==> flow/design.v <==
module master_apb #(parameter ADDR_WIDTH=8, parameter DATA_WIDTH =8, parameter STATE=2 )(
input PCLK,
input PRESETn,
input [ADDR_WIDTH-1:0] apb_write_paddr,
input [DATA_WIDTH-1:0] apb_write_data,
input [ADDR_WIDTH-1:0] apb_read_paddr,
input READ_WRITE,
input PREADY,
input transfer,
input [DATA_WIDTH-1:0] PRDATA,
output PWRITE,
output reg PSEL,
output reg PENABLE,
output [ADDR_WIDTH-1:0] PADDR,
output reg[DATA_WIDTH-1:0] PWDATA,
output reg [DATA_WIDTH-1:0] apb_read_data_out
);
parameter IDLE=2'b00;
parameter SETUP=2'b01;
parameter ACCESS=2'b11;
reg [STATE-1:0] current_state,next_state;
wire [DATA_WIDTH-1:0] temp_read;
always @(posedge PCLK or negedge PRESETn)
begin
if(!PRESETn)
current_state<=IDLE;
else
current_state<=next_state;
end
always @(*)
begin
case (current_state)
IDLE: 
begin
if(transfer==1'b1)
next_state=SETUP;
else
next_state=IDLE;
end
SETUP:
begin
next_state=ACCESS;
end
ACCESS:
begin
if(PREADY==1'b1&&transfer==1'b1)
next_state=SETUP;
else if(PREADY==1'b1&&transfer==1'b0)
next_state=IDLE;
else
next_state=ACCESS;
end
default:
next_state=IDLE;
endcase
end
always@(*)
begin
PWDATA='b0;
case(current_state)
IDLE:
begin
PSEL=1'b0;
PENABLE=1'b0;
end
SETUP:
begin
PSEL=1'b1;
PENABLE=1'b0;
PWDATA=apb_write_data;
end
ACCESS:
begin
PSEL=1'b1;
PENABLE=1'b1;
PWDATA=apb_write_data;
end
default:
begin
PSEL=1'b0;
PENABLE=1'b0;
end
endcase
end
always @(posedge PCLK or negedge PRESETn)
begin
if(!PRESETn)
apb_read_data_out<='b0;
else if (current_state==ACCESS && PWRITE==1'b0)
apb_read_data_out<=PRDATA;
end
assign PWRITE=READ_WRITE;
assign PADDR= READ_WRITE?apb_write_paddr:apb_read_paddr;
endmodule
module RAM_slave #(parameter ADDRESS=8, parameter DATA=8, parameter LOCATION=64, parameter STATES=3)(
input PWRITE,PCLK,PRESETn,
input PSEL1,
input PENABLE,
input [ADDRESS-1:0] paddr,
input [DATA-1:0] pwdata,
output reg [DATA-1:0] prdata,
output reg PREADY
);
parameter IDLE=2'b00;
parameter TRANSFER=2'b01;
parameter WRITE=2'b11;
parameter READ=2'b10;
localparam AW=$clog2(LOCATION);
reg [STATES-1:0] current_state,next_state;
reg [DATA-1:0] memory [0:LOCATION-1];
integer i;
always @(posedge PCLK or negedge PRESETn )
begin
if(!PRESETn)
current_state<=IDLE;
else
current_state<=next_state;
end
always @(*)
begin
case (current_state)
IDLE: 
if(PSEL1==1'b1)
next_state=TRANSFER;
else 
next_state=IDLE;
TRANSFER:
next_state=IDLE;
default:
next_state=IDLE;
endcase
end
always @(*)
if(!PRESETn)
begin
prdata='b0;
PREADY=1'b0;
end
else
begin
    case(current_state)
    IDLE:
    begin
        prdata='b0;
        PREADY=1'b0;
    end
    TRANSFER:
    begin
        PREADY=1'b1;
	if(PWRITE==1'b0)
	if(paddr<LOCATION)
	prdata=memory[paddr[AW-1:0]];
	else
	prdata='b0;	
        else
	 prdata='b0;
    end
default:
begin
prdata='b0;
        PREADY=1'b0;
end
    endcase
end
always @(posedge PCLK or negedge PRESETn)
begin
if(!PRESETn)
begin
    for(i=0;i<LOCATION;i=i+1)
    memory[i]<='b0;
end
else if(current_state==TRANSFER&&PWRITE==1'b1&&paddr<LOCATION)
memory[paddr[AW-1:0]]<=pwdata;
end
endmodule
module apb_top #(parameter ADDRESS=8, parameter DATA =8, parameter LOCATION=64)(
input PCLK,PRESETn,transfer,READ_WRITE,
input [ADDRESS-1:0] apb_write_paddr,apb_read_paddr,
input [DATA-1:0] apb_write_data,
output [DATA-1:0] apb_read_data_out);
wire PWRITE;
wire PREADY;
wire PSEL1;
wire PENABLE;
wire [ADDRESS-1:0] paddr;
wire [DATA-1:0] pwdata,prdata;
master_apb #(.ADDR_WIDTH(ADDRESS),.DATA_WIDTH(DATA)) master(
.PCLK(PCLK),
.PRESETn(PRESETn),
.apb_write_paddr(apb_write_paddr),
.apb_write_data(apb_write_data),
.apb_read_paddr(apb_read_paddr),
.READ_WRITE(READ_WRITE),
.PREADY(PREADY),
.transfer(transfer),
.PRDATA(prdata),
.PWRITE(PWRITE),
.PSEL(PSEL1),
.PENABLE(PENABLE),
.PADDR(paddr),
.PWDATA(pwdata),
.apb_read_data_out(apb_read_data_out));
RAM_slave #(.ADDRESS(ADDRESS),.DATA(DATA), .LOCATION(LOCATION)) slave_dut (
.PWRITE(PWRITE),
.PCLK(PCLK),
.PRESETn(PRESETn),
.PSEL1(PSEL1),
.PENABLE(PENABLE),
.paddr(paddr),
.pwdata(pwdata),
.prdata(prdata),
.PREADY(PREADY)
);
endmodule
==> flow/run.sh <==
#!/bin/bash
# the make line also repeats each setting of config.mk as NAME=value (left out here)
make -C /OpenROAD-flow-scripts/flow DESIGN_CONFIG=/design/flow/config.mk WORK_HOME=/design/flow/orfs CLKGATE_MAP_FILE= finish
==> flow/config.mk <==
export PLATFORM = sky130hd
export DESIGN_NAME = apb_top
export DESIGN_NICKNAME = apb_top
export VERILOG_FILES = /design/flow/design.v
export SDC_FILE = /design/flow/constraint.sdc
export NUM_CORES = 4
export LEC_CHECK = 0
export ABC_AREA = 0
export CAP_MARGIN = 20
export CELL_PAD_IN_SITES_DETAIL_PLACEMENT = 1
export CELL_PAD_IN_SITES_GLOBAL_PLACEMENT = 2
export CORE_ASPECT_RATIO = 1.68
export CORE_MARGIN = 8
export CORE_UTILIZATION = 31
export GPL_TIMING_DRIVEN = 0
export HOLD_SLACK_MARGIN = 0.14
export PLACE_DENSITY_LB_ADDON = 0.19
export SLEW_MARGIN = 30
export TNS_END_PERCENT = 55
==> flow/constraint.sdc <==
create_clock -name core_clock -period 7.53 [get_ports {PCLK}]
set_input_delay 1.5060 -clock core_clock [delete_from_list [all_inputs] [get_ports {PCLK}]]
set_output_delay 1.5060 -clock core_clock [all_outputs]
set_load 0.01 [all_outputs]
==> results of run 1 <==
## final cells by class
class	instances	area, sq um
diodes	11	27.5
plain buffers	177	786
clock buffers	72	1540
clock inverters	22	298
fillers	8309	46600
inverters	1	3.75
multi-input cells	1685	9140
flip-flops and latches	525	13100
well taps	982	1230
repair buffers	54	648
## stage by stage
step	util	instance area [sq um]	setup WS (ns)	power, mW	std cells
finish	0.365	26800	1.68	6.09	3529
global route	0.365	26800	1.71	6.20	3521
CTS	0.364	26800	1.95	6.11	3517
detailed placement	0.339	24900	1.27	3.21	3423
global placement	0.333	24500	-19.31	3.19	3405
floorplan	-	22900	4.04	2.97	2388
## metal layers
layer / track usage / vias up / share of wire
met4: 0.341 / 8 / 0.11
met1: 0.423 / 11460 / 0.37
met5: 0 / - / 0.00030
met3: 0.0662 / 455 / 0.063
met2: 0.572 / 1177 / 0.46
li1: - / 8845 / -
==> run summary, run 1 <==
Unique masters post-synth - 77
endpoint class of the critical path - register
EDFF count, synth - 0
RSZ-0062 raised after global routing - false
worst slew pin tran - 1.15 ns
worst hold start - master.current_state[1]
cts bufs inserted - 54
yosys adder share - 0
main flop type - dfrtp_1
Syn Area/Cell - 9.59 sq um
Mapped Nets - 2416
hold path depth - 1
Via density - 6.22
PD cells - 227 nW/um^2
TNS Setup - 0 ns
Worst Path Max Fanout - 10
Required @ worst endpoint - 8.06 ns
YS warnings - 3
Root Driver - clkbuf_16
Vias - 21945
Critical Path AT - 6.37 ns
Post-CTS Setup Bufs - 0
Mux area share - 0
Remaining DRCs - 0
Hold Slack - 0.453 ns
CTS Sinks - 525
H-tree depth - 2
NetSw - 1.57 mW
fmax - 0.171 GHz
maxcap violations - 0
Seq share, synth - 0.574
Seq power - 2.82 mW
final setup vio count - 0
Mapped Cells - 2388
Synth top cell by count - nand2_1
R2R Setup Slk - 4.03 ns
Die Span X - 226 um
DRT Pass-1 Iters - 6
Top pwr grp - the clock network
Tmin final - 5.85 ns
die height - 368 um
Final Hold Vio Count - 0
Worst IR Drop VDD - 0.000199 V
Worst setup startpoint - READ_WRITE
CP Launch Type - input pin
ao+oa area frac - 0.230
Port Buffers - 35
CTS resizes - 0
die area - 83100 sq um
Post-synth ARST share - 1.00
grt total ovfl - 0
Rows - 129
critical path's top delay family - AND-OR/OR-AND gates
Synth top cells by count - nand2_1, o21ai_0, dfrtp_1, clkbuf_1, a22oi_1
Worst Hold Class - register to register
worst r2r src - slave_dut.current_state[1]
Slew Viols, Final - 0
Ports - 36
Tool Warnings - 26
vias in the first global route - 21815
period utilisation layout - 0.776
Bufs and invs on worst path - 3
Top area cell types - dfrtp_1, o21ai_0, nand2_1, a22oi_1, clkbuf_1
highest-delay cell along the critical path - a22oi_1
Flop pwr share - 0.463
xor-xnor portion of the synthesized cell area - 0
yosys stat area - 22900 sq um
Synthesized registers - 525
largest net degree at the start of global routing - 82
WL per Instance - 43.6 um
clk pwr - 2.92 mW
synthesized area - 22900 sq um
ys cells - 2388
CP endpoint - master.apb_read_data_out[2]
status - timing/DRC/antenna clean
1st-iter DRT viols - 2092
Synth Area in Simple Gates - 0.164
R2R cell count - 7
comb area leader - AND-OR/OR-AND gates
GRT Total Usage - 0.368
Final Wtd Congestion - 1.04
Leakage Power - 10.8 nW
reg2reg end - slave_dut.memory[1][4]
Power Internal - 4.52 mW
Top cell area share - 0.571
hold endpoint - master.current_state[2]
hold_buf cts - 0
cell accounting for the most synthesized area - dfrtp_1
fp util - 0.312
switching fraction of total power - 0.258
Clock Path Buffers - 3
combinational cell fraction of total power - 0.056
first-pass GRT wire length - 204 mm
P_comb - 0.344 mW
CTS tree - built
clock-pin slew on the worst setup and hold paths - 0.06 ns
Post-DRT Antenna Nets - 0
clock skew - 0.0250 ns
Clk Latency, worst-skew pair - 0.66 ns
max_slew headroom - 0.231
Layout Area Growth over Synthesis - 17.0%
Std-Cell Core Area - 73400 sq um
Clock Power Share - 0.480
Cell Chain, Critical Path - clkdlybuf4s50_1 -> buf_6 -> nand3b_1 -> nand2_1 -> clkbuf_1 -> a22oi_1 -> o22ai_1 -> a221oi_1 -> nand4_1 -> o31a_1
initial antenna violation count - 12
DP HPWL - 118 mm
nets - 2526
final WL - 154 mm
Stages on worst setup path - 10
largest stage delay on the critical path - 0.81 ns
critical path class - input pin to register
==> run 2, diff against run 1 <==
ABC_AREA = not set   (was 0)
CELL_PAD_IN_SITES_DETAIL_PLACEMENT = not set   (was 1)
CELL_PAD_IN_SITES_GLOBAL_PLACEMENT = not set   (was 2)
CORE_ASPECT_RATIO = not set   (was 1.68)
CORE_MARGIN = 2   (was 8)
CORE_UTILIZATION = 66   (was 31)
GPL_TIMING_DRIVEN = not set   (was 0)
HOLD_SLACK_MARGIN = not set   (was 0.14)
PLACE_DENSITY_LB_ADDON = not set   (was 0.19)
SLEW_MARGIN = 20   (was 30)
TNS_END_PERCENT = not set   (was 55)
clock period = 2.62 ns   (was 7.53 ns; I/O delays follow)
==> run 2 against run 1 <==
  * The layout now fails its checks (negative setup slack)
  * Critical path type unchanged
  * Flip-flop count is the same
  * Final cell count shrank 9.2%
  * Critical path depth grew 2
  * Setup slack lost 1.7 ns
==> run summary, run 2 <==
H-tree depth - 2 (unchanged)
Via density - 7.48 (was 6.22)
worst slew pin tran - 0.925 ns (was 1.15 ns)
initial antenna violation count - 5 (was 12)
fp util - 0.666 (was 0.312)
Unique masters post-synth - 77 (unchanged)
GRT Total Usage - 0.595 (was 0.368)
Worst Hold Class - input pin to async pin (was register to register)
Remaining DRCs - 0 (unchanged)
Cell Chain, Critical Path - dlygate4sd2_1 -> buf_6 -> buf_4 -> nand3b_1 -> nand2_1 -> buf_4 -> nand2_1 -> buf_4 -> o22ai_1 -> a221oi_1 -> and4_1 -> a41oi_1 (was clkdlybuf4s50_1 -> buf_6 -> nand3b_1 -> nand2_1 -> clkbuf_1 -> a22oi_1 -> o22ai_1 -> a221oi_1 -> nand4_1 -> o31a_1)
Syn Area/Cell - 9.59 sq um (unchanged)
fmax - 0.373 GHz
Finished Cell Area - 29100 sq um (was 26800 sq um)
final WL - 106 mm (was 154 mm)
Layout fillers - 1851 (was 8309)
Leakage Power - 12.6 nW (was 10.8 nW)
1st-iter DRT viols - 4554 (was 2092)
Root Driver - clkbuf_16 (unchanged)
ao+oa area frac - 0.230 (unchanged)
yosys stat area - 22900 sq um (unchanged)
Layout Cells excl Fill - 3204 (was 3529)
Synth top cell by count - nand2_1 (unchanged)
comb area leader - AND-OR/OR-AND gates (unchanged)
endpoint class of the critical path - register (unchanged)
R2R Setup Slk - 0.39 ns (was 4.03 ns)
R2R cell count - 6 (was 7)
combinational cell fraction of total power - 0.062 (was 0.056)
Total Power - 16.9 mW (was 6.09 mW)
YS warnings - 3 (unchanged)
grt total ovfl - 0 (unchanged)
Final Hold Vio Count - 0 (unchanged)
Vias - 23981 (was 21945)
cell accounting for the most synthesized area - dfrtp_1 (unchanged)
clock skew - 0.0239 ns (was 0.0250 ns)
Std-Cell Core Area - 34400 sq um (was 73400 sq um)
clk pwr - 7.70 mW (was 2.92 mW)
worst slack, placed - -1.11 ns (was 1.27 ns)
Tool Warnings - 39 (was 26)
synthesized area - 22900 sq um (unchanged)
Worst IR Drop VDD - 0.000745 V (was 0.000199 V)
Required @ worst endpoint - 3.09 ns (was 8.06 ns)
Clock Path Buffers - 3 (unchanged)
Hold Slack - 0.310 ns (was 0.453 ns)
vias in the first global route - 23121 (was 21815)
Slew Viols, Final - 0 (unchanged)
die height - 190 um (was 368 um)
nets - 2730 (was 2526)
WL per Instance - 33.1 um (was 43.6 um)
Synth top cells by count - nand2_1, o21ai_0, dfrtp_1, clkbuf_1, a22oi_1 (unchanged)
Critical Path AT - 3.15 ns (was 6.37 ns)
CTS tree - built (unchanged)
Ports - 36 (unchanged)
Die Span X - 190 um (was 226 um)
EDFF count, synth - 0 (unchanged)
largest stage delay on the critical path - 0.52 ns (was 0.81 ns)
RSZ-0062 raised after global routing - true (was false)
maxcap violations - 0 (unchanged)
Post-DRT Antenna Nets - 0 (unchanged)
reg2reg end - master.apb_read_data_out[4] (was slave_dut.memory[1][4])
Final Wtd Congestion - 1.17 (was 1.04)
Top pwr grp - registers (was the clock network)
worst r2r src - slave_dut.memory[21][4] (was slave_dut.current_state[1])
period utilisation layout - 1.02 (was 0.776)
CTS Sinks - 525 (unchanged)
CP endpoint - master.apb_read_data_out[7] (was master.apb_read_data_out[2])
max_slew headroom - 0.383 (was 0.231)
Rows - 68 (was 129)
final core occ - 0.846 (was 0.365)
critical path class - input pin to register (unchanged)
Clk Latency, worst-skew pair - 0.63 ns (was 0.66 ns)
switching fraction of total power - 0.238 (was 0.258)
Post-synth ARST share - 1.00 (unchanged)
yosys adder share - 0 (unchanged)
critical path's top delay family - buffers and inverters (was AND-OR/OR-AND gates)
main flop type - dfrtp_1 (unchanged)
Layout Check Fails - negative setup slack
Top cell area share - 0.571 (unchanged)
Seq power - 8.11 mW (was 2.82 mW)
status - finished with violations (was timing/DRC/antenna clean)
NetSw - 4.01 mW (was 1.57 mW)
Worst setup startpoint - READ_WRITE (unchanged)
cts bufs inserted - 51 (was 54)
highest-delay cell along the critical path - a221oi_1 (was a22oi_1)
Flop pwr share - 0.481 (was 0.463)
PD cells - 580 nW/um^2 (was 227 nW/um^2)
Power Internal - 12.9 mW (was 4.52 mW)
DP HPWL - 70.4 mm (was 118 mm)
final worst setup slack - -0.0619 ns (was 1.68 ns)
Synthesized registers - 525 (unchanged)
Layout Area Growth over Synthesis - 26.9% (was 17.0%)
Worst Path Max Fanout - 12 (was 10)
final setup vio count - 1 (was 0)
placed instance count - 3100 (was 3423)
clock-pin slew on the worst setup and hold paths - 0.06 ns (about the same)
Stages on worst setup path - 12 (was 10)
ys cells - 2388 (unchanged)
Mapped Cells - 2388 (unchanged)
CP dominant cell by count - buf_4
Clock Power Share - 0.457 (was 0.480)
Port Buffers - 35 (unchanged)
Top area cell types - dfrtp_1, o21ai_0, nand2_1, a22oi_1, clkbuf_1 (unchanged)
die area - 36200 sq um (was 83100 sq um)
Synth Area in Simple Gates - 0.164 (unchanged)
TNS Setup - -0.0619 ns (was 0 ns)
first-pass GRT wire length - 153 mm (was 204 mm)
Seq share, synth - 0.574 (unchanged)
largest net degree at the start of global routing - 159 (was 82)
Tmin final - 2.68 ns
DP Area - 27000 sq um (was 24900 sq um)
Mux area share - 0 (unchanged)
Mapped Nets - 2416 (unchanged)
DRT Pass-1 Iters - 10 (was 6)
xor-xnor portion of the synthesized cell area - 0 (unchanged)
P_comb - 1.05 mW (was 0.344 mW)
Bufs and invs on worst path - 5 (was 3)
CP Launch Type - input pin (unchanged)
## run 2: metal layers
layer  global-route usage  wire (um)
met1                0.714      34100
met2                0.817      42600
met3                0.298      18100
met4                0.453      11000
met5                    0         16
## run 2: cell type report
type                            count  area (sq um)  share of cell area
Clock buffer                       77          1520              0.0524
Clock inverter                     15           189             0.00650
Tap cell                          455           569              0.0196
Antenna cell                        8          20.0            0.000688
Multi-Input combinational cell   1685          9360               0.322
Timing Repair Buffer              438          4270               0.147
Sequential cell                   525         13100               0.452
Inverter                            1          3.75            0.000129
## run 2: what timing repair did
| item | in CTS | in global routing |
|---|---|---|
| hold endpoints to repair | 1 | 0 |
| gates resized | 42 | 45 |
| pin swaps | 6 | 13 |
| hold buffers | 1 | 0 |
| endpoints found under the setup margin | 73 | 57 |
| setup buffers | 1 | 3 |
==> run 3, diff against run 2 <==
ABC_AREA = 1   (was not set)
CORE_UTILIZATION = 72   (was 66)
CTS_CLUSTER_DIAMETER = 34   (was not set)
PLACE_DENSITY = 0.6   (was not set)
SETUP_SLACK_MARGIN = 0.65   (was not set)
SLEW_MARGIN = 15   (was 20)
clock period = 2.5 ns   (was 2.62 ns; I/O delays follow)
==> run 3 against run 2 <==
  * The run now fails in 5_1_grt
  * Synthesized cell count up 26%
  * Area after synthesis up 8.4%
  * Die size fell by 0.63%
==> run summary, run 3 <==
Unique masters post-synth - 26 (was 77)
cts bufs inserted - 88 (was 51)
xor-xnor portion of the synthesized cell area - 0 (unchanged)
Mux area share - 0.0451 (was 0)
Synth Area in Simple Gates - 0.282 (was 0.164)
Synth top cell by count - nand2_1 (unchanged)
Seq share, synth - 0.529 (was 0.574)
failing step - 5_1_grt
ao+oa area frac - 0.0842 (was 0.230)
Final Wtd Congestion - 0.913 (was 1.17)
cell accounting for the most synthesized area - dfrtp_1 (unchanged)
comb area leader - simple AND/OR/NAND/NOR gates (was AND-OR/OR-AND gates)
Root Driver - clkbuf_16 (unchanged)
status - aborted with a tool error (was finished with violations)
CTS Sinks - 525 (unchanged)
YS warnings - 3 (unchanged)
Top cell area share - 0.527 (was 0.571)
fp util - 0.724 (was 0.666)
Port Buffers - 35 (unchanged)
Std-Cell Core Area - 34300 sq um (was 34400 sq um)
EDFF count, synth - 0 (unchanged)
GRT Total Usage - 1.00
DP HPWL - 47.3 mm (was 70.4 mm)
die area - 36000 sq um (was 36200 sq um)
Synthesized registers - 525 (unchanged)
Top area cell types - dfrtp_1, nand2_1, nand3_1, o21ai_0, mux2i_1 (was dfrtp_1, o21ai_0, nand2_1, a22oi_1, clkbuf_1)
Ports - 36 (unchanged)
main flop type - dfrtp_1 (unchanged)
Synth top cells by count - nand2_1, dfrtp_1, nand3_1, o21ai_0, nor2_1 (was nand2_1, o21ai_0, dfrtp_1, clkbuf_1, a22oi_1)
yosys adder share - 0 (unchanged)
yosys stat area - 24800 sq um (was 22900 sq um)
grt total ovfl - 2454
Post-synth ARST share - 1.00 (unchanged)
Clock Path Buffers - 3 (unchanged)
stop err - [ERROR GRT-0232] Routing congestion too high. Check the congestion heatmap in the GUI.
H-tree depth - 3 (was 2)
die height - 190 um (about the same)
Rows - 68 (unchanged)
Syn Area/Cell - 8.28 sq um (was 9.59 sq um)
synthesized area - 24800 sq um (was 22900 sq um)
Mapped Cells - 3000 (was 2388)
Mapped Nets - 3028 (was 2416)
ys cells - 3000 (was 2388)
Die Span X - 190 um (about the same)
[run 3: what timing repair did]
| item | in CTS |
|---|---|
| hold buffers | 1 |
| pin swaps | 140 |
| hold endpoints to repair | 37 |
| setup buffers | 45 |
| gates cloned | 22 |
| gates resized | 328 |
| endpoints found under the setup margin | 528 |
[run 3: metrics by stage]
step           TNS, ns  utilization  instance area [sq um]  instances  worst slack [ns]
2_1_floorplan        0            -                  25100       3000             0.575
4_1_cts              0        0.936                  32100       3697             0.472
3_3_place_gp   -124.83        0.785                  26900       3463            -0.636
3_5_place_dp   -153.79        0.785                  26900       3463            -0.669
[run 3: per-layer routing]
metal,GRT overflow,global-route usage
met5,10,0.543
met3,39,0.811
met2,1799,1.24
met1,43,0.913
met4,563,1.11
==> run 4, diff against run 3 <==
CELL_PAD_IN_SITES_DETAIL_PLACEMENT = 2   (was not set)
CELL_PAD_IN_SITES_GLOBAL_PLACEMENT = 3   (was not set)
CORE_ASPECT_RATIO = 1.09   (was not set)
CORE_UTILIZATION = 16   (was 72)
CTS_CLUSTER_DIAMETER = not set   (was 34)
CTS_CLUSTER_SIZE = 27   (was not set)
GPL_ROUTABILITY_DRIVEN = 1   (was not set)
GPL_TIMING_DRIVEN = 1   (was not set)
HOLD_SLACK_MARGIN = 0.24   (was not set)
MIN_ROUTING_LAYER = met2   (was not set)
PLACE_DENSITY = not set   (was 0.6)
SETUP_SLACK_MARGIN = 0.93   (was 0.65)
SLEW_MARGIN = 40   (was 15)
TNS_END_PERCENT = 35   (was not set)
clock period = 5.65 ns   (was 2.5 ns; I/O delays follow)
==> run 4 against run 3 <==
  * Now clean on timing, DRC and antenna
  * Die size went up to 4.4 times the previous value
  * Synthesized cell count stayed put
  * Area after synthesis stayed put
==> run summary, run 4 <==
highest-delay cell along the critical path - clkdlybuf4s50_1
Stages on worst setup path - 16
largest net degree at the start of global routing - 115
Syn Area/Cell - 8.28 sq um (unchanged)
Seq power - 3.76 mW
final setup vio count - 0
CP Launch Type - input pin
maxcap violations - 0
critical path class - input pin to register
Critical Path AT - 4.68 ns
Rows - 150 (was 68)
clock-pin slew on the worst setup and hold paths - 0.06 ns
DP HPWL - 64.2 mm (was 47.3 mm)
Top cell area share - 0.527 (unchanged)
CP endpoint - master.apb_read_data_out[6]
first-pass GRT wire length - 157 mm
yosys stat area - 24800 sq um (unchanged)
cell accounting for the most synthesized area - dfrtp_1 (unchanged)
fmax - 0.244 GHz
Required @ worst endpoint - 6.23 ns
Port Buffers - 35 (unchanged)
Root Driver - clkbuf_16 (unchanged)
Top area cell types - dfrtp_1, nand2_1, nand3_1, o21ai_0, mux2i_1 (unchanged)
Worst Hold Class - input pin to async pin
Synth top cell by count - nand2_1 (unchanged)
Clock Power Share - 0.501
critical path's top delay family - buffers and inverters
die area - 158000 sq um (was 36000 sq um)
Die Span X - 381 um (was 190 um)
max_slew headroom - 0.452
Register Area - 13100 sq um
GRT Total Usage - 0.199
Synth Area in Simple Gates - 0.282 (unchanged)
Worst setup startpoint - READ_WRITE
CP dominant cell by count - nand2_1
Flop pwr share - 0.439
Worst IR Drop VDD - 0.000207 V
grt total ovfl - 0
Std-Cell Core Area - 154000 sq um (was 34300 sq um)
Mapped Cells - 3000 (unchanged)
Post-CTS Setup Bufs - 0 (was 45)
Remaining DRCs - 0
Via density - 5.73
initial antenna violation count - 0
switching fraction of total power - 0.269
ao+oa area frac - 0.0842 (unchanged)
worst r2r src - slave_dut.current_state[1]
die height - 415 um (was 190 um)
Unique masters post-synth - 26 (unchanged)
CTS Sinks - 525 (unchanged)
YS warnings - 3 (unchanged)
Mapped Nets - 3028 (unchanged)
period utilisation layout - 0.726
fp util - 0.162 (was 0.724)
Post-DRT Antenna Nets - 0
Clk Latency, worst-skew pair - 0.64 ns
1st-iter DRT viols - 2815
R2R cell count - 8
TNS Setup - 0 ns
Final Hold Vio Count - 0
yosys adder share - 0 (unchanged)
Logic area - 10300 sq um
Worst Path Max Fanout - 53
H-tree depth - 3 (unchanged)
Ports - 36 (unchanged)
EDFF count, synth - 0 (unchanged)
Total Power - 8.57 mW
Slew Viols, Final - 0
vias in the first global route - 34429
Bufs and invs on worst path - 4
CTS resizes - 0 (was 328)
Clock Path Buffers - 3 (unchanged)
Layout Area Growth over Synthesis - 20.3%
Synthesized registers - 525 (unchanged)
synthesized area - 24800 sq um (unchanged)
P_comb - 0.513 mW
Final Wtd Congestion - 0.793 (was 0.913)
RSZ-0062 raised after global routing - false
main flop type - dfrtp_1 (unchanged)
Leakage Power - 15.3 nW
status - timing/DRC/antenna clean (was aborted with a tool error)
NetSw - 2.30 mW
Seq share, synth - 0.529 (unchanged)
final core occ - 0.194
reg2reg end - slave_dut.memory[3][5]
xor-xnor portion of the synthesized cell area - 0 (unchanged)
Synth top cells by count - nand2_1, dfrtp_1, nand3_1, o21ai_0, nor2_1 (unchanged)
combinational cell fraction of total power - 0.060
clock skew - 0.0307 ns
cts bufs inserted - 67 (was 88)
DRT Pass-1 Iters - 6
ys cells - 3000 (unchanged)
Power Internal - 6.27 mW
WL per Instance - 20.6 um
nets - 3006
Cell Chain, Critical Path - clkdlybuf4s50_1 -> inv_2 -> o21ai_2 -> nand2_1 -> inv_4 -> buf_12 -> nand3_1 -> nand2_1 -> nor2_1 -> nand2_1 -> nor2_1 -> nand2_1 -> nor2_1 -> nand2_1 -> nand2_1 -> nand2_1
comb area leader - simple AND/OR/NAND/NOR gates (unchanged)
Tool Warnings - 30
Top pwr grp - the clock network
PD cells - 287 nW/um^2
clk pwr - 4.30 mW
CTS tree - built
largest stage delay on the critical path - 0.79 ns
Mux area share - 0.0451 (unchanged)
hold_buf cts - 0 (was 1)
worst slew pin tran - 0.820 ns
final WL - 105 mm
Vias - 29132
Layout fillers - 17678
R2R Setup Slk - 3.13 ns
Post-synth ARST share - 1.00 (unchanged)
Tmin final - 4.10 ns
endpoint class of the critical path - register
## run 4: metal layers
metal  vias to the layer above  wire length (um)  global-route usage
met5                         -               333              0.0185
met4                        12              4350              0.0275
met3                       347             44000               0.269
met2                      8736             56100               0.243
met1                     10350                 0                   -
li1                       9687                 -                   -
## run 4: per-stage QoR
stage / worst slack (ns) / hold WS, ns / std cells / cell area, sq um
finish: 1.55 / 0.465 / 5083 / 29900
global route: 1.25 / 0.482 / 5071 / 29800
CTS: 1.68 / 0.444 / 5065 / 29700
detailed placement: 1.00 / 0.470 / 4955 / 27700
global placement: 1.02 / 0.461 / 4953 / 27600
floorplan: 2.93 / 0.445 / 3000 / 24800
## run 4: cell type report
cell class	count	area share
well taps	2052	0.0860
diodes	12	0.00101
clock inverters	9	0.00268
inverters	157	0.0198
repair buffers	107	0.0396
multi-input cells	2120	0.345
flip-flops and latches	525	0.440
clock buffers	101	0.0655
==> run 5, diff against run 4 <==
CELL_PAD_IN_SITES_DETAIL_PLACEMENT = not set   (was 2)
CELL_PAD_IN_SITES_GLOBAL_PLACEMENT = not set   (was 3)
CORE_ASPECT_RATIO = not set   (was 1.09)
CORE_UTILIZATION = 70   (was 16)
CTS_CLUSTER_SIZE = 40   (was 27)
GPL_ROUTABILITY_DRIVEN = not set   (was 1)
GPL_TIMING_DRIVEN = not set   (was 1)
MIN_ROUTING_LAYER = not set   (was met2)
SETUP_SLACK_MARGIN = 0.42   (was 0.93)
SLEW_MARGIN = 20   (was 40)
TNS_END_PERCENT = 95   (was 35)
clock period = 2.52 ns   (was 5.65 ns; I/O delays follow)
==> run 5 against run 4 <==
  * Still clean on timing, DRC and antenna
  * Flip-flop count stayed put
  * Final cell count shrank 28%
  * Combinational power grew to 2.9 times the previous value
  * Global-route usage grew 26 points
==> run summary, run 5 <==
Clock Power Share - 0.446 (was 0.501)
Top cell area share - 0.527 (unchanged)
Synth top cells by count - nand2_1, dfrtp_1, nand3_1, o21ai_0, nor2_1 (unchanged)
Power Internal - 13.5 mW (was 6.27 mW)
Root Driver - clkbuf_16 (unchanged)
clock skew - 0.0155 ns (was 0.0307 ns)
RSZ-0062 raised after global routing - true (was false)
main flop type - dfrtp_1 (unchanged)
DP Area - 27200 sq um (was 27700 sq um)
Mapped Cells - 3000 (unchanged)
Ports - 36 (unchanged)
worst slew pin tran - 0.920 ns (was 0.820 ns)
status - timing/DRC/antenna clean (unchanged)
Mux area share - 0.0451 (unchanged)
Synth top cell by count - nand2_1 (unchanged)
Required @ worst endpoint - 3.02 ns (was 6.23 ns)
Slew Viols, Final - 0 (unchanged)
Remaining DRCs - 0 (unchanged)
critical path class - input pin to register (unchanged)
PD cells - 588 nW/um^2 (was 287 nW/um^2)
NetSw - 4.34 mW (was 2.30 mW)
largest stage delay on the critical path - 0.22 ns (was 0.79 ns)
Std-Cell Core Area - 34700 sq um (was 154000 sq um)
worst hold start - transfer
Final Hold Vio Count - 0 (unchanged)
Synth Area in Simple Gates - 0.282 (unchanged)
fp util - 0.715 (was 0.162)
Bufs and invs on worst path - 5 (was 4)
Tool Warnings - 30 (unchanged)
Synthesized registers - 525 (unchanged)
Worst setup startpoint - apb_write_paddr[4] (was READ_WRITE)
max_slew headroom - 0.386 (was 0.452)
combinational cell fraction of total power - 0.082 (was 0.060)
Die Span X - 192 um (was 381 um)
clk pwr - 7.96 mW (was 4.30 mW)
critical path's top delay family - simple AND/OR/NAND/NOR gates (was buffers and inverters)
xor-xnor portion of the synthesized cell area - 0 (unchanged)
cts bufs inserted - 53 (was 67)
1st-iter DRT viols - 3289 (was 2815)
final setup vio count - 0 (unchanged)
highest-delay cell along the critical path - dlygate4sd2_1 (was clkdlybuf4s50_1)
worst r2r src - master.current_state[2] (was slave_dut.current_state[1])
P_comb - 1.47 mW (was 0.513 mW)
final WL - 83.8 mm (was 105 mm)
Rows - 68 (was 150)
ao+oa area frac - 0.0842 (unchanged)
grt total ovfl - 0 (unchanged)
R2R Setup Slk - 0.40 ns (was 3.13 ns)
Final Wtd Congestion - 0.935 (was 0.793)
Via density - 6.51 (was 5.73)
synthesized area - 24800 sq um (unchanged)
DRT Pass-1 Iters - 8 (was 6)
GRT Total Usage - 0.455 (was 0.199)
Layout Area Growth over Synthesis - 22.3% (was 20.3%)
comb area leader - simple AND/OR/NAND/NOR gates (unchanged)
CP endpoint - master.apb_read_data_out[4] (was master.apb_read_data_out[6])
Syn Area/Cell - 8.28 sq um (unchanged)
endpoint class of the critical path - register (unchanged)
Mapped Nets - 3028 (unchanged)
R2R cell count - 6 (was 8)
Seq power - 8.43 mW (was 3.76 mW)
initial antenna violation count - 2 (was 0)
die height - 192 um (was 415 um)
fmax - 0.470 GHz
Tmin final - 2.13 ns
Unique masters post-synth - 26 (unchanged)
Seq share, synth - 0.529 (unchanged)
Critical Path AT - 2.63 ns (was 4.68 ns)
Clock Path Buffers - 3 (unchanged)
WL per Instance - 23.0 um (was 20.6 um)
reg2reg end - slave_dut.memory[12][7] (was slave_dut.memory[3][5])
H-tree depth - 2 (was 3)
Cell Chain, Critical Path - dlygate4sd2_1 -> inv_2 -> o21ai_2 -> buf_4 -> nor2_4 -> buf_12 -> buf_12 -> nand3_1 -> nand2_1 -> nor2_2 -> nand2_1 -> nor2_2 -> nand2_2 -> nor2_1 -> nand2_1 -> nand2_1 -> nand2_1 (was clkdlybuf4s50_1 -> inv_2 -> o21ai_2 -> nand2_1 -> inv_4 -> buf_12 -> nand3_1 -> nand2_1 -> nor2_1 -> nand2_1 -> nor2_1 -> nand2_1 -> nor2_1 -> nand2_1 -> nand2_1 -> nand2_1)
maxcap violations - 0 (unchanged)
Top area cell types - dfrtp_1, nand2_1, nand3_1, o21ai_0, mux2i_1 (unchanged)
Worst IR Drop VDD - 0.000744 V (was 0.000207 V)
Vias - 23715 (was 29132)
Clk Latency, worst-skew pair - 0.62 ns (was 0.64 ns)
CP dominant cell by count - nand2_1 (unchanged)
Post-synth ARST share - 1.00 (unchanged)
period utilisation layout - 0.845 (was 0.726)
Worst Hold Class - input pin to register (was input pin to async pin)
TNS Setup - 0 ns (unchanged)
Finished Cell Area - 30400 sq um (was 29900 sq um)
ys cells - 3000 (unchanged)
hold endpoint - master.current_state[0]
final core occ - 0.875 (was 0.194)
CTS Sinks - 525 (unchanged)
vias in the first global route - 22895 (was 34429)
CTS tree - built (unchanged)
DP HPWL - 48.0 mm (was 64.2 mm)
die area - 37000 sq um (was 158000 sq um)
Worst Path Max Fanout - 14 (was 53)
Post-DRT Antenna Nets - 0 (unchanged)
Flop pwr share - 0.472 (was 0.439)
yosys adder share - 0 (unchanged)
hold path depth - 2
Leakage Power - 16.6 nW (was 15.3 nW)
nets - 3179 (was 3006)
largest net degree at the start of global routing - 89 (was 115)
yosys stat area - 24800 sq um (unchanged)
first-pass GRT wire length - 127 mm (was 157 mm)
Port Buffers - 35 (unchanged)
clock-pin slew on the worst setup and hold paths - 0.06 ns (about the same)
Stages on worst setup path - 17 (was 16)
cell accounting for the most synthesized area - dfrtp_1 (unchanged)
YS warnings - 3 (unchanged)
switching fraction of total power - 0.243 (was 0.269)
EDFF count, synth - 0 (unchanged)
CP Launch Type - input pin (unchanged)
Top pwr grp - registers (was the clock network)
[run 5: metal layers]
metal	vias to the layer above	part of all wire	track usage
met5	-	0	0
li1	10098	-	-
met3	437	0.12	0.114
met4	0	0.069	0.273
met1	11392	0.36	0.587
met2	1788	0.45	0.699
[run 5: repair_timing]
action | CTS | global route
hold buffers | 1 | 0
gates resized | 145 | 117
setup buffers | 15 | 9
gates cloned | 14 | 2
hold endpoints to repair | 45 | 0
endpoints found under the setup margin | 472 | 55
pin swaps | 62 | 58
[run 5: cell type report]
cell class	instances	area [sq um]
Sequential cell	525	13100
Multi-Input combinational cell	2121	10900
Fill cell	1776	4340
Timing Repair Buffer	293	3410
Clock buffer	78	1530
Inverter	157	628
Tap cell	455	569
Clock inverter	15	183
Antenna cell	1	2.50
[run 5: through the flow]
step	power (mW)	worst slack, ns	cells	hold slack [ns]
final	17.9	0.391	3645	0.420
after floorplan	9.02	0.430	3000	0.208
after global placement	9.69	-0.699	3510	0.453
after global routing	18.2	0.323	3644	0.420
after CTS	17.7	0.406	3633	0.405
after detailed placement	9.71	-0.796	3510	0.456
==> run 6, diff against run 5 <==
CORE_ASPECT_RATIO = 0.53   (was not set)
CORE_UTILIZATION = 40   (was 70)
CTS_CLUSTER_SIZE = not set   (was 40)
GPL_ROUTABILITY_DRIVEN = 1   (was not set)
HOLD_SLACK_MARGIN = not set   (was 0.24)
PLACE_DENSITY = 0.6   (was not set)
SETUP_SLACK_MARGIN = not set   (was 0.42)
TNS_END_PERCENT = not set   (was 95)
clock period = 5.0 ns   (was 2.52 ns; I/O delays follow)
==> run 6 against run 5 <==
  * Largest power group unchanged
  * Via count fell by 12%
  * Largest cell class unchanged
  * Clock skew rose by 0.0071 ns
  * Design area fell by 10%
  * Sequential power fell by about 50%
  * First-iteration DRC count fell by 30%
  * Still clean
  * Clock power fell by 52%
  * Die size rose by 73%
==> run summary, run 6 <==
Flop pwr share - 0.495 (was 0.472)
Tmin final - 4.10 ns
GRT Total Usage - 0.244 (was 0.455)
combinational cell fraction of total power - 0.055 (was 0.082)
critical path class - input pin to register (unchanged)
switching fraction of total power - 0.243 (about the same)
fmax - 0.244 GHz
Bufs and invs on worst path - 4 (was 5)
Mapped Nets - 3028 (unchanged)
R2R cell count - 6 (unchanged)
Top cell area share - 0.527 (unchanged)
Clk Latency, worst-skew pair - 0.60 ns (was 0.62 ns)
CTS resizes - 0 (was 145)
Worst Hold Class - input pin to async pin (was input pin to register)
Post-synth ARST share - 1.00 (unchanged)
clock-pin slew on the worst setup and hold paths - 0.07 ns (was 0.06 ns)
final WL - 78.1 mm (was 83.8 mm)
first-pass GRT wire length - 119 mm (was 127 mm)
Final Wtd Congestion - 0.858 (was 0.935)
Worst setup startpoint - READ_WRITE (was apb_write_paddr[4])
Seq share, synth - 0.529 (unchanged)
CP Launch Type - input pin (unchanged)
Clock Power Share - 0.450 (was 0.446)
worst slew pin tran - 1.01 ns (was 0.920 ns)
Root Driver - clkbuf_16 (unchanged)
final setup vio count - 0 (unchanged)
die height - 185 um (was 192 um)
CTS tree - built (unchanged)
Synth top cell by count - nand2_1 (unchanged)
nets - 2952 (was 3179)
RSZ-0062 raised after global routing - false (was true)
largest stage delay on the critical path - 0.75 ns (was 0.22 ns)
met2 routed wirelength - 29.8 mm (was 37.6 mm)
PD cells - 314 nW/um^2 (was 588 nW/um^2)
Layout Cells excl Fill - 3774 (was 3645)
Clock Path Buffers - 3 (unchanged)
largest net degree at the start of global routing - 174 (was 89)
Leakage Power - 14.9 nW (was 16.6 nW)
reg2reg end - slave_dut.memory[12][6] (was slave_dut.memory[12][7])
TNS Setup - 0 ns (unchanged)
highest routed layer - met4 (unchanged)
max_slew headroom - 0.328 (was 0.386)
Synthesized registers - 525 (unchanged)
Power Internal - 6.49 mW (was 13.5 mW)
hold_buf cts - 0 (was 1)
clock skew - 0.0226 ns (was 0.0155 ns)
yosys stat area - 24800 sq um (unchanged)
YS warnings - 3 (unchanged)
M1 WL - 38.8 mm (was 30.0 mm)
period utilisation layout - 0.819 (was 0.845)
H-tree depth - 2 (unchanged)
critical path's top delay family - buffers and inverters (was simple AND/OR/NAND/NOR gates)
EDFF count, synth - 0 (unchanged)
Port Buffers - 35 (unchanged)
die area - 64200 sq um (was 37000 sq um)
Top area cell types - dfrtp_1, nand2_1, nand3_1, o21ai_0, mux2i_1 (unchanged)
placed instance count - 3690 (was 3510)
Cell Chain, Critical Path - clkdlybuf4s50_1 -> inv_2 -> nand2_1 -> o21ai_2 -> nand2_1 -> clkinv_2 -> buf_4 -> nand3_1 -> nand2_1 -> nor2_1 -> nand2_1 -> nor2_1 -> nand2_1 -> nor2_1 -> nand2_1 -> nand2_1 -> nand2_1 (was dlygate4sd2_1 -> inv_2 -> o21ai_2 -> buf_4 -> nor2_4 -> buf_12 -> buf_12 -> nand3_1 -> nand2_1 -> nor2_2 -> nand2_1 -> nor2_2 -> nand2_2 -> nor2_1 -> nand2_1 -> nand2_1 -> nand2_1)
Total Power - 8.58 mW (was 17.9 mW)
DP Area - 25700 sq um (was 27200 sq um)
R2R Setup Slk - 1.94 ns (was 0.40 ns)
WL per Instance - 20.7 um (was 23.0 um)
comb area leader - simple AND/OR/NAND/NOR gates (unchanged)
highest-delay cell along the critical path - clkdlybuf4s50_1 (was dlygate4sd2_1)
CP endpoint - master.apb_read_data_out[3] (was master.apb_read_data_out[4])
Die Span X - 346 um (was 192 um)
Synth top cells by count - nand2_1, dfrtp_1, nand3_1, o21ai_0, nor2_1 (unchanged)
initial antenna violation count - 0 (was 2)
main flop type - dfrtp_1 (unchanged)
CP dominant cell by count - nand2_1 (unchanged)
DP HPWL - 50.4 mm (was 48.0 mm)
Mapped Cells - 3000 (unchanged)
Top pwr grp - registers (unchanged)
Rows - 66 (was 68)
endpoint class of the critical path - register (unchanged)
Mux area share - 0.0451 (unchanged)
Via density - 5.50 (was 6.51)
routed length on met3 - 8.05 mm (was 10.4 mm)
Critical Path AT - 4.57 ns (was 2.63 ns)
P_comb - 0.471 mW (was 1.47 mW)
synthesized area - 24800 sq um (unchanged)
Worst IR Drop VDD - 0.000287 V (was 0.000744 V)
DRT Pass-1 Iters - 6 (was 8)
# diodes - 0 (was 1)
clk pwr - 3.86 mW (was 7.96 mW)
CTS Sinks - 525 (unchanged)
Seq power - 4.25 mW (was 8.43 mW)
maxcap violations - 0 (unchanged)
worst slack, placed - 0.395 ns (was -0.796 ns)
Post-DRT Antenna Nets - 0 (unchanged)
Required @ worst endpoint - 5.48 ns (was 3.02 ns)
final worst setup slack - 0.904 ns (was 0.391 ns)
Synth Area in Simple Gates - 0.282 (unchanged)
cell accounting for the most synthesized area - dfrtp_1 (unchanged)
Final Hold Vio Count - 0 (unchanged)
Stages on worst setup path - 17 (unchanged)
Ports - 36 (unchanged)
worst r2r src - master.current_state[2] (unchanged)
grt total ovfl - 0 (unchanged)
Remaining DRCs - 0 (unchanged)
Std-Cell Core Area - 61400 sq um (was 34700 sq um)
Layout Area Growth over Synthesis - 10.0% (was 22.3%)
fp util - 0.405 (was 0.715)
Post-CTS Setup Bufs - 0 (was 15)
cts bufs inserted - 48 (was 53)
Unique masters post-synth - 26 (unchanged)
xor-xnor portion of the synthesized cell area - 0 (unchanged)
NetSw - 2.09 mW (was 4.34 mW)
status - timing/DRC/antenna clean (unchanged)
Syn Area/Cell - 8.28 sq um (unchanged)
Tool Warnings - 30 (unchanged)
yosys adder share - 0 (unchanged)
ao+oa area frac - 0.0842 (unchanged)
Finished Cell Area - 27300 sq um (was 30400 sq um)
Slew Viols, Final - 0 (unchanged)
vias in the first global route - 19222 (was 22895)
Vias - 20751 (was 23715)
Worst Path Max Fanout - 39 (was 14)
1st-iter DRT viols - 2300 (was 3289)
ys cells - 3000 (unchanged)
-- run 6: layer usage --
layer  track usage  vias to the layer above
met5             0                        -
met4        0.0489                        0
met3        0.0757                      102
met2         0.321                      836
met1         0.383                    10191
li1              -                     9622
-- run 6: cell type report --
class / instances / area, sq um
multi-input combinational: 2120 / 10200
clock buffer: 73 / 1480
clock inverter: 11 / 130
sequential: 525 / 13100
timing repair buffer: 72 / 708
inverter: 157 / 591
tap: 816 / 1020
fill: 5949 / 34000
-- run 6: through the flow --
| step | utilization | hold WS, ns |
|---|---|---|
| 3_3_place_gp | 0.419 | 0.453 |
| 2_1_floorplan | - | 0.445 |
| 3_5_place_dp | 0.419 | 0.463 |
| 6_report | 0.445 | 0.425 |
| 4_1_cts | 0.445 | 0.455 |
| 5_1_grt | 0.445 | 0.449 |
==> run 7, diff against run 6 <==
ABC_AREA = not set   (was 1)
CORE_ASPECT_RATIO = not set   (was 0.53)
CORE_UTILIZATION = 68   (was 40)
GPL_ROUTABILITY_DRIVEN = not set   (was 1)
PLACE_DENSITY = not set   (was 0.6)
SETUP_SLACK_MARGIN = 0.04   (was not set)
clock period = 3.74 ns   (was 5.0 ns; I/O delays follow)
==> run 7 against run 6 <==
  * Flip-flop count unchanged
  * Design area decreased by 1.7%
  * Synthesized cell count decreased by 20%
  * Sequential share of layout area rose by 0.82 points
  * Still clean on timing, DRC and antenna
  * Power rose by 37%
  * Clock skew shrank 0.0054 ns
==> run summary, run 7 <==
Total Power - 11.8 mW (was 8.58 mW)
1st-iter DRT viols - 4017 (was 2300)
DP HPWL - 64.8 mm (was 50.4 mm)
Port Buffers - 35 (unchanged)
Worst IR Drop VDD - 0.000456 V (was 0.000287 V)
RSZ-0062 raised after global routing - false (unchanged)
Die Span X - 188 um (was 346 um)
xor-xnor portion of the synthesized cell area - 0 (unchanged)
Clk Latency, worst-skew pair - 0.62 ns (was 0.60 ns)
Vias - 22424 (was 20751)
Leakage Power - 11.4 nW (was 14.9 nW)
fmax - 0.285 GHz
Seq power - 5.68 mW (was 4.25 mW)
clock-pin slew on the worst setup and hold paths - 0.06 ns (was 0.07 ns)
Power Internal - 8.97 mW (was 6.49 mW)
NetSw - 2.78 mW (was 2.09 mW)
Mux area share - 0 (was 0.0451)
R2R cell count - 5 (was 6)
endpoint class of the critical path - register (unchanged)
period utilisation layout - 0.937 (was 0.819)
Rows - 67 (was 66)
maxcap violations - 0 (unchanged)
main flop type - dfrtp_1 (unchanged)
CP Launch Type - input pin (unchanged)
Synth top cells by count - nand2_1, o21ai_0, dfrtp_1, clkbuf_1, a22oi_1 (was nand2_1, dfrtp_1, nand3_1, o21ai_0, nor2_1)
Register Area - 13100 sq um (unchanged)
final WL - 97.2 mm (was 78.1 mm)
GRT Total Usage - 0.563 (was 0.244)
Mapped Cells - 2388 (was 3000)
synthesized area - 22900 sq um (was 24800 sq um)
Top pwr grp - registers (unchanged)
Layout fillers - 2126 (was 5949)
Layout Area Growth over Synthesis - 17.2% (was 10.0%)
Mapped Nets - 2416 (was 3028)
largest net degree at the start of global routing - 116 (was 174)
Clock Path Buffers - 3 (unchanged)
Clock Power Share - 0.465 (was 0.450)
Synthesized registers - 525 (unchanged)
fp util - 0.687 (was 0.405)
combinational cell fraction of total power - 0.052 (was 0.055)
Top area cell types - dfrtp_1, o21ai_0, nand2_1, a22oi_1, clkbuf_1 (was dfrtp_1, nand2_1, nand3_1, o21ai_0, mux2i_1)
reg2reg end - slave_dut.memory[62][7] (was slave_dut.memory[12][6])
EDFF count, synth - 0 (unchanged)
vias in the first global route - 21488 (was 19222)
Post-synth ARST share - 1.00 (unchanged)
critical path class - input pin to register (unchanged)
CTS resizes - 0 (unchanged)
Via density - 7.46 (was 5.50)
ys cells - 2388 (was 3000)
Flop pwr share - 0.483 (was 0.495)
Required @ worst endpoint - 4.20 ns (was 5.48 ns)
initial antenna violation count - 5 (was 0)
cell accounting for the most synthesized area - dfrtp_1 (unchanged)
Final Hold Vio Count - 0 (unchanged)
Worst Hold Class - input pin to async pin (unchanged)
Tmin final - 3.51 ns
worst slew pin tran - 1.05 ns (was 1.01 ns)
H-tree depth - 2 (unchanged)
die area - 35200 sq um (was 64200 sq um)
Finished Cell Area - 26900 sq um (was 27300 sq um)
DP Area - 25100 sq um (was 25700 sq um)
comb area leader - AND-OR/OR-AND gates (was simple AND/OR/NAND/NOR gates)
CP endpoint - master.apb_read_data_out[7] (was master.apb_read_data_out[3])
yosys adder share - 0 (unchanged)
Top cell area share - 0.571 (was 0.527)
Tool Warnings - 34 (was 30)
YS warnings - 3 (unchanged)
Syn Area/Cell - 9.59 sq um (was 8.28 sq um)
highest-delay cell along the critical path - nor3_1 (was clkdlybuf4s50_1)
DRT Pass-1 Iters - 15 (was 6)
clk pwr - 5.47 mW (was 3.86 mW)
Post-DRT Antenna Nets - 0 (unchanged)
first-pass GRT wire length - 143 mm (was 119 mm)
PD cells - 438 nW/um^2 (was 314 nW/um^2)
Stages on worst setup path - 10 (was 17)
Post-CTS Setup Bufs - 0 (unchanged)
largest stage delay on the critical path - 0.78 ns (was 0.75 ns)
R2R Setup Slk - 0.98 ns (was 1.94 ns)
Slew Viols, Final - 0 (unchanged)
critical path's top delay family - simple AND/OR/NAND/NOR gates (was buffers and inverters)
hold_buf cts - 0 (unchanged)
Synth top cell by count - nand2_1 (unchanged)
Root Driver - clkbuf_16 (unchanged)
final setup vio count - 0 (unchanged)
max_slew headroom - 0.280 (was 0.328)
Worst setup startpoint - READ_WRITE (unchanged)
die height - 188 um (was 185 um)
grt total ovfl - 0 (unchanged)
final core occ - 0.805 (was 0.445)
clock skew - 0.0172 ns (was 0.0226 ns)
Ports - 36 (unchanged)
Final Wtd Congestion - 1.21 (was 0.858)
status - timing/DRC/antenna clean (unchanged)
Unique masters post-synth - 77 (was 26)
WL per Instance - 32.3 um (was 20.7 um)
Bufs and invs on worst path - 4 (unchanged)
Remaining DRCs - 0 (unchanged)
Logic area - 9050 sq um (was 10200 sq um)
cts bufs inserted - 52 (was 48)
Std-Cell Core Area - 33400 sq um (was 61400 sq um)
Synth Area in Simple Gates - 0.164 (was 0.282)
Seq share, synth - 0.574 (was 0.529)
worst r2r src - slave_dut.current_state[1] (was master.current_state[2])
Cell Chain, Critical Path - clkdlybuf4s50_1 -> buf_12 -> nand3b_2 -> and2_1 -> buf_4 -> nor3_1 -> buf_4 -> a221o_1 -> nor3_1 -> a41oi_1 (was clkdlybuf4s50_1 -> inv_2 -> nand2_1 -> o21ai_2 -> nand2_1 -> clkinv_2 -> buf_4 -> nand3_1 -> nand2_1 -> nor2_1 -> nand2_1 -> nor2_1 -> nand2_1 -> nor2_1 -> nand2_1 -> nand2_1 -> nand2_1)
ao+oa area frac - 0.230 (was 0.0842)
Critical Path AT - 3.96 ns (was 4.57 ns)
yosys stat area - 22900 sq um (was 24800 sq um)
CTS Sinks - 525 (unchanged)
CTS tree - built (unchanged)
switching fraction of total power - 0.237 (was 0.243)
Worst Path Max Fanout - 40 (was 39)
P_comb - 0.607 mW (was 0.471 mW)
nets - 2537 (was 2952)
run 7: cell type report:
class | instances | share of cell area
clock buffer | 79 | 0.0590
clock inverter | 18 | 0.00680
timing repair buffer | 244 | 0.0866
sequential | 525 | 0.489
multi-input combinational | 1685 | 0.337
tap | 448 | 0.0209
inverter | 1 | 0.000140
antenna | 6 | 0.000559
run 7: layer usage:
metal / vias to the layer above / track usage / wire, um
met3: 716 / 0.290 / 17000
met4: 6 / 0.406 / 9820
met1: 10634 / 0.676 / 31300
met5: - / 0.0742 / 232
li1: 8856 / - / -
met2: 2212 / 0.773 / 38800
run 7: through the flow:
step	cells	hold WS (ns)	setup WS [ns]	setup TNS [ns]
6_report	3006	0.0519	0.234	0
3_5_place_dp	2903	0.464	-0.194	-0.456
2_1_floorplan	2388	0.420	1.01	0
3_3_place_gp	2903	0.431	-0.181	-0.244
4_1_cts	3000	0.0604	0.421	0
5_1_grt	3001	0.0768	0.100	0
==> run 8, diff against run 7 <==
ABC_AREA = 0   (was not set)
CORE_ASPECT_RATIO = 0.64   (was not set)
CORE_UTILIZATION = 40   (was 68)
CTS_CLUSTER_SIZE = 40   (was not set)
GPL_ROUTABILITY_DRIVEN = 1   (was not set)
GPL_TIMING_DRIVEN = 0   (was not set)
PLACE_DENSITY = 0.6   (was not set)
SETUP_SLACK_MARGIN = -0.4   (was 0.04)
clock period = 5.0 ns   (was 3.74 ns; I/O delays follow)
==> run 8 against run 7 <==
  * Largest power group is now the clock network
  * Global-route usage fell by 8.9 points
  * Die size rose by 68%
  * Sequential power fell by 25%
  * Worst hold slack improved by 0.14 ns
  * Register-to-register slack improved by 0.43 ns
  * Now fails the layout checks on negative setup slack
  * Largest cell class unchanged
  * Critical path type unchanged
  * Wire length rose by 45%
  * Non-clock buffer count fell by 10
  * Synthesized cell count did not move
  * Power fell by 21%
==> run summary, run 8 <==
WL per Instance - 42.6 um (was 32.3 um)
Die Span X - 303 um (was 188 um)
nets - 2529 (was 2537)
CTS tree - built (unchanged)
Leakage Power - 10.8 nW (was 11.4 nW)
yosys stat area - 22900 sq um (unchanged)
Top cell area share - 0.571 (unchanged)
ys cells - 2388 (unchanged)
reg2reg end - slave_dut.memory[16][1] (was slave_dut.memory[62][7])
Mux area share - 0 (unchanged)
Rows - 70 (was 67)
vias in the first global route - 20702 (was 21488)
Worst IR Drop VDD - 0.000263 V (was 0.000456 V)
CP Launch Type - input pin (unchanged)
Unique masters post-synth - 77 (unchanged)
Synth top cell by count - nand2_1 (unchanged)
final setup vio count - 21 (was 0)
combinational cell fraction of total power - 0.055 (was 0.052)
Final Hold Vio Count - 0 (unchanged)
period utilisation layout - 1.09 (was 0.937)
first-pass GRT wire length - 186 mm (was 143 mm)
synthesized area - 22900 sq um (unchanged)
DP Area - 24600 sq um (was 25100 sq um)
yosys adder share - 0 (unchanged)
Clock Power Share - 0.485 (was 0.465)
Post-CTS Setup Bufs - 0 (unchanged)
Vias - 22756 (was 22424)
Clk Latency, worst-skew pair - 0.66 ns (was 0.62 ns)
Syn Area/Cell - 9.59 sq um (unchanged)
clk pwr - 4.49 mW (was 5.47 mW)
Mapped Nets - 2416 (unchanged)
Seq share, synth - 0.574 (unchanged)
Port Buffers - 35 (unchanged)
Remaining DRCs - 0 (unchanged)
endpoint class of the critical path - register (unchanged)
Ports - 36 (unchanged)
R2R cell count - 5 (unchanged)
Synth top cells by count - nand2_1, o21ai_0, dfrtp_1, clkbuf_1, a22oi_1 (unchanged)
largest stage delay on the critical path - 1.05 ns (was 0.78 ns)
Worst Path Max Fanout - 10 (was 40)
Power Internal - 6.89 mW (was 8.97 mW)
initial antenna violation count - 12 (was 5)
fmax - 0.184 GHz
Stages on worst setup path - 11 (was 10)
DRT Pass-1 Iters - 8 (was 15)
grt total ovfl - 0 (unchanged)
die area - 59200 sq um (was 35200 sq um)
Top area cell types - dfrtp_1, o21ai_0, nand2_1, a22oi_1, clkbuf_1 (unchanged)
Total Power - 9.24 mW (was 11.8 mW)
Critical Path AT - 5.91 ns (was 3.96 ns)
clock skew - 0.0354 ns (was 0.0172 ns)
1st-iter DRT viols - 3937 (was 4017)
Finished Cell Area - 26600 sq um (was 26900 sq um)
EDFF count, synth - 0 (unchanged)
final worst setup slack - -0.425 ns (was 0.234 ns)
Final Wtd Congestion - 1.10 (was 1.21)
Post-DRT Antenna Nets - 0 (unchanged)
placed instance count - 3200 (was 2903)
DP HPWL - 106 mm (was 64.8 mm)
Clock Path Buffers - 3 (unchanged)
Layout Cells excl Fill - 3309 (was 3006)
ao+oa area frac - 0.230 (unchanged)
cts bufs inserted - 54 (was 52)
NetSw - 2.35 mW (was 2.78 mW)
largest net degree at the start of global routing - 102 (was 116)
H-tree depth - 2 (unchanged)
Bufs and invs on worst path - 5 (was 4)
YS warnings - 3 (unchanged)
Top pwr grp - the clock network (was registers)
Worst Hold Class - input pin to async pin (unchanged)
final WL - 141 mm (was 97.2 mm)
main flop type - dfrtp_1 (unchanged)
Std-Cell Core Area - 56800 sq um (was 33400 sq um)
max_slew headroom - 0.130 (was 0.280)
highest-delay cell along the critical path - a2111oi_0 (was nor3_1)
GRT Total Usage - 0.475 (was 0.563)
critical path class - input pin to register (unchanged)
fp util - 0.403 (was 0.687)
Flop pwr share - 0.459 (was 0.483)
hold_buf cts - 0 (unchanged)
clock-pin slew on the worst setup and hold paths - 0.08 ns (was 0.06 ns)
Tmin final - 5.43 ns
worst slack, placed - -0.958 ns (was -0.194 ns)
Layout Check Fails - negative setup slack
R2R Setup Slk - 1.41 ns (was 0.98 ns)
Via density - 6.88 (was 7.46)
maxcap violations - 0 (unchanged)
cell accounting for the most synthesized area - dfrtp_1 (unchanged)
Tool Warnings - 30 (was 34)
critical path's top delay family - AND-OR/OR-AND gates (was simple AND/OR/NAND/NOR gates)
worst r2r src - master.current_state[2] (was slave_dut.current_state[1])
Post-synth ARST share - 1.00 (unchanged)
Worst setup startpoint - READ_WRITE (unchanged)
CTS Sinks - 525 (unchanged)
comb area leader - AND-OR/OR-AND gates (unchanged)
CP dominant cell by count - buf_6
Slew Viols, Final - 0 (unchanged)
Seq power - 4.25 mW (was 5.68 mW)
Synthesized registers - 525 (unchanged)
Required @ worst endpoint - 5.49 ns (was 4.20 ns)
Mapped Cells - 2388 (unchanged)
PD cells - 348 nW/um^2 (was 438 nW/um^2)
Layout fillers - 5393 (was 2126)
xor-xnor portion of the synthesized cell area - 0 (unchanged)
status - finished with violations (was timing/DRC/antenna clean)
switching fraction of total power - 0.254 (was 0.237)
die height - 195 um (was 188 um)
P_comb - 0.510 mW (was 0.607 mW)
Cell Chain, Critical Path - clkdlybuf4s50_1 -> buf_6 -> buf_6 -> clkbuf_1 -> nand3b_1 -> nand2_1 -> buf_2 -> a222oi_1 -> o21ai_0 -> a2111oi_0 -> a32oi_1 (was clkdlybuf4s50_1 -> buf_12 -> nand3b_2 -> and2_1 -> buf_4 -> nor3_1 -> buf_4 -> a221o_1 -> nor3_1 -> a41oi_1)
Root Driver - clkbuf_16 (unchanged)
Synth Area in Simple Gates - 0.164 (unchanged)
worst slew pin tran - 1.30 ns (was 1.05 ns)
CP endpoint - master.apb_read_data_out[5] (was master.apb_read_data_out[7])
Layout Area Growth over Synthesis - 16.0% (was 17.2%)
-- run 8: area by class of cell --
cell class                 count  area, sq um  area share
inverter                       1         3.75    0.000141
buffer                       177          766      0.0288
multi-input combinational   1685         9110       0.343
clock inverter                32          428      0.0161
tap                          756          946      0.0356
clock buffer                  68         1470      0.0555
antenna                        8         20.0    0.000754
sequential                   525        13100       0.495
timing repair buffer          57          678      0.0255
-- run 8: through the flow --
stage | util | hold slack (ns) | setup TNS (ns)
floorplan | - | 0.420 | 0
global placement | 0.426 | 0.432 | -
detailed placement | 0.433 | 0.435 | -9.12
CTS | 0.467 | 0.184 | -0.317
global route | 0.467 | 0.207 | -0.368
finish | 0.467 | 0.193 | -3.15
-- run 8: layer usage --
metal / GRT usage / wire length [um] / vias to the layer above
li1: - / - / 8870
met1: 0.643 / 56500 / 11642
met2: 0.591 / 52000 / 1894
met3: 0.297 / 25300 / 340
met4: 0.191 / 6910 / 10
met5: 0.0353 / 329 / -
-- run 8: what timing repair did --
action / in CTS / in global routing
endpoints found under the hold margin: 0 / 0
gates resized: 0 / 1
endpoints found under the setup margin: 0 / 1
==> run 9, diff against run 8 <==
CORE_ASPECT_RATIO = 0.91   (was 0.64)
CORE_UTILIZATION = 72   (was 40)
CTS_CLUSTER_DIAMETER = 396   (was not set)
CTS_CLUSTER_SIZE = 99   (was 40)
GPL_ROUTABILITY_DRIVEN = not set   (was 1)
GPL_TIMING_DRIVEN = not set   (was 0)
SETUP_SLACK_MARGIN = 0.21   (was -0.4)
TNS_END_PERCENT = 5   (was not set)
clock period = 1.82 ns   (was 5.0 ns; I/O delays follow)
==> run 9 against run 8 <==
  * The run now fails in 5_1_grt
  * Synthesized cell count did not move
  * Die size fell by 44%
  * Area after synthesis did not move
==> run summary, run 9 <==
ao+oa area frac - 0.230 (unchanged)
Final Wtd Congestion - 1.21 (was 1.10)
CTS Sinks - 525 (unchanged)
Mapped Nets - 2416 (unchanged)
H-tree depth - 1 (was 2)
yosys adder share - 0 (unchanged)
Rows - 62 (was 70)
Mux area share - 0 (unchanged)
comb area leader - AND-OR/OR-AND gates (unchanged)
main flop type - dfrtp_1 (unchanged)
Mapped Cells - 2388 (unchanged)
Synth top cell by count - nand2_1 (unchanged)
cts bufs inserted - 9 (was 54)
failing step - 5_1_grt
Synth top cells by count - nand2_1, o21ai_0, dfrtp_1, clkbuf_1, a22oi_1 (unchanged)
Unique masters post-synth - 77 (unchanged)
Syn Area/Cell - 9.59 sq um (unchanged)
Synth Area in Simple Gates - 0.164 (unchanged)
Top cell area share - 0.571 (unchanged)
Ports - 36 (unchanged)
xor-xnor portion of the synthesized cell area - 0 (unchanged)
YS warnings - 3 (unchanged)
GRT Total Usage - 0.862
die height - 174 um (was 195 um)
ys cells - 2388 (unchanged)
Seq share, synth - 0.574 (unchanged)
status - aborted with a tool error (was finished with violations)
synthesized area - 22900 sq um (unchanged)
Top area cell types - dfrtp_1, o21ai_0, nand2_1, a22oi_1, clkbuf_1 (unchanged)
Die Span X - 191 um (was 303 um)
stop err - [ERROR GRT-0116] Global routing finished with congestion. Check the congestion regions in the DRC Viewer.
cell accounting for the most synthesized area - dfrtp_1 (unchanged)
Port Buffers - 35 (unchanged)
Synthesized registers - 525 (unchanged)
Root Driver - clkbuf_16 (unchanged)
fp util - 0.729 (was 0.403)
EDFF count, synth - 0 (unchanged)
Clock Path Buffers - 3 (unchanged)
DP HPWL - 70.1 mm (was 106 mm)
yosys stat area - 22900 sq um (unchanged)
placed instance count - 3114 (was 3200)
die area - 33300 sq um (was 59200 sq um)
Post-synth ARST share - 1.00 (unchanged)
Std-Cell Core Area - 31400 sq um (was 56800 sq um)
grt total ovfl - 253
run 9: per-stage QoR:
stage	util	setup WS, ns	cell area [sq um]	setup TNS [ns]	total power, mW
floorplan	-	-0.453	23100	-113.01	12.3
global placement	0.872	-1.52	27400	-482.05	13.3
detailed placement	0.872	-1.57	27400	-506.82	13.3
CTS	0.950	-0.298	29800	-2.16	17.6
run 9: per-layer routing:
metal,overflow,track usage
met3,31,0.779
met2,93,0.952
met1,21,0.880
met5,1,0.590
met4,107,0.818
run 9: timing repair:
item                                    CTS
endpoints found under the setup margin  528
setup buffers                            66
pin swaps                                83
resized                                 437
hold buffers                              1
hold endpoints to repair                 57
gates cloned                             10
No activity file was given, so power comes from the tool's default toggle rates.
